==> lagoon <==
==> flow/design.v <==
`timescale 1ns / 1ps
module FIFO(clk, rst, wr_en, rd_en, buf_in, buf_out, buf_empty, buf_full, fifo_counter);
input clk, rst, wr_en, rd_en;
input [7:0] buf_in;
output [7:0] buf_out;
output buf_empty, buf_full;
output [6:0] fifo_counter;
reg [7:0] buf_out;
reg buf_empty, buf_full;
reg [6:0] fifo_counter;
reg [5:0] rd_ptr, wr_ptr;
reg [7:0] buf_mem[63:0];
always@ (fifo_counter) begin
    buf_empty = (fifo_counter == 0);  
    buf_full = (fifo_counter == 64);  
end
always @(posedge clk or posedge rst) begin
    if( rst )  
        fifo_counter <= 0;
    else if((!buf_full && wr_en) && (!buf_empty && rd_en))  
        fifo_counter <= fifo_counter;
    else if (!buf_full && wr_en)  
        fifo_counter <= fifo_counter + 1;
    else if (!buf_empty && rd_en)  
        fifo_counter <= fifo_counter - 1;
    else  
        fifo_counter <= fifo_counter;
end
always @(posedge clk or posedge rst) begin
    if (rst)  
        buf_out <= 0;
    else begin
        if (rd_en && !buf_empty)
            buf_out <= buf_mem[rd_ptr];
        else  
            buf_out <= buf_out;
    end
end
always @(posedge clk) begin
    if (!buf_full && wr_en)
        buf_mem[wr_ptr] <= buf_in;
    else
        buf_mem[wr_ptr] <= buf_mem[wr_ptr];
end
always @(posedge clk or posedge rst) begin
    if(rst) begin
        wr_ptr <= 0;
        rd_ptr <= 0;
    end
    else begin
        if (!buf_full && wr_en)  
            wr_ptr <= wr_ptr + 1;
        else  
            wr_ptr <= wr_ptr;
        if (!buf_empty && rd_en)  
            rd_ptr <= rd_ptr + 1;
        else  
            rd_ptr <= rd_ptr;               
    end
end
endmodule
==> flow/run.sh <==
#!/bin/bash
# the make line also repeats each setting of config.mk as NAME=value (left out here)
make -C /OpenROAD-flow-scripts/flow DESIGN_CONFIG=/design/flow/config.mk WORK_HOME=/design/flow/orfs CLKGATE_MAP_FILE= finish
==> flow/config.mk <==
export PLATFORM = sky130hd
export DESIGN_NAME = FIFO
export DESIGN_NICKNAME = FIFO
export VERILOG_FILES = /design/flow/design.v
export SDC_FILE = /design/flow/constraint.sdc
export NUM_CORES = 4
export LEC_CHECK = 0
export CAP_MARGIN = 5
export CORE_MARGIN = 2
export CORE_UTILIZATION = 69
export CTS_CLUSTER_DIAMETER = 29
export CTS_CLUSTER_SIZE = 54
export SETUP_SLACK_MARGIN = 1.12
export SLEW_MARGIN = 20
export TNS_END_PERCENT = 5
==> flow/constraint.sdc <==
create_clock -name core_clock -period 4.1 [get_ports {clk}]
set_input_delay 0.8200 -clock core_clock [delete_from_list [all_inputs] [get_ports {clk}]]
set_output_delay 0.8200 -clock core_clock [all_outputs]
set_load 0.01 [all_outputs]
==> indigo (differences from lagoon) <==
==> flow/config.mk (replaced) <==
export PLATFORM = sky130hd
export DESIGN_NAME = FIFO
export DESIGN_NICKNAME = FIFO
export VERILOG_FILES = /design/flow/design.v
export SDC_FILE = /design/flow/constraint.sdc
export NUM_CORES = 4
export LEC_CHECK = 0
export ABC_AREA = 0
export CAP_MARGIN = 20
export CORE_MARGIN = 5
export CORE_UTILIZATION = 16
export PLACE_DENSITY = 0.45
export SLEW_MARGIN = 20
==> flow/constraint.sdc (replaced) <==
create_clock -name core_clock -period 2.05 [get_ports {clk}]
set_input_delay 0.4100 -clock core_clock [delete_from_list [all_inputs] [get_ports {clk}]]
set_output_delay 0.4100 -clock core_clock [all_outputs]
set_load 0.01 [all_outputs]
==> qor summary <==
| metric | indigo | lagoon |
|---|---|---|
| Hold Slack | 117 ps | 523 ps |
| Relative area of non-clock buffer cells in the final design | 8.99% | 3.06% |
| Worst-path maximum fanout | 3 | 4 |
| Result of the run | finished with violations | no timing/DRC/antenna violations |
| Layout check failures | setup timing | - |
| Die W | 376 um | 180 um |
| First-pass GRT wire length | 83500 um | 77000 um |
| Setup slack, reg-to-reg | -650 ps | 1180 ps |
| Global routing met1 resource utilization | 10.0% | 49.3% |
| Top pwr grp | combinational logic | the clock network |
| Crit Path Category | flop to flop | flop to output port |
| Sequential group power | 13.2 mW | 6.86 mW |
| Data arrival at the endpoint of the critical path | 3180 ps | 2110 ps |
| Number of cells on the critical path | 9 | 4 |
| Crit. Startpoint | fifo_counter[4] | fifo_counter[5] |
| Signal buffers | 241 | 91 |
| Number of nets in the finished design | 1372 | 1250 |
| Num CTS Buffers | 57 | 85 |
| M1 WL | 24300 um | 20000 um |
| Reg area | 0.0161 mm^2 | 0.0161 mm^2 |
| Clock buffer count | 72 | 89 |
| Antenna violations before repair | 5 | 2 |
| Final HPWL from detailed placement | 38000 um | 30000 um |
| Combined global-route utilization of all metal layers | 7.93% | 32.9% |
| Routed vias | 11206 | 11585 |
| Final setup skew | 12.9 ps | 29.1 ps |
No activity file was given, so power comes from the tool's default toggle rates.
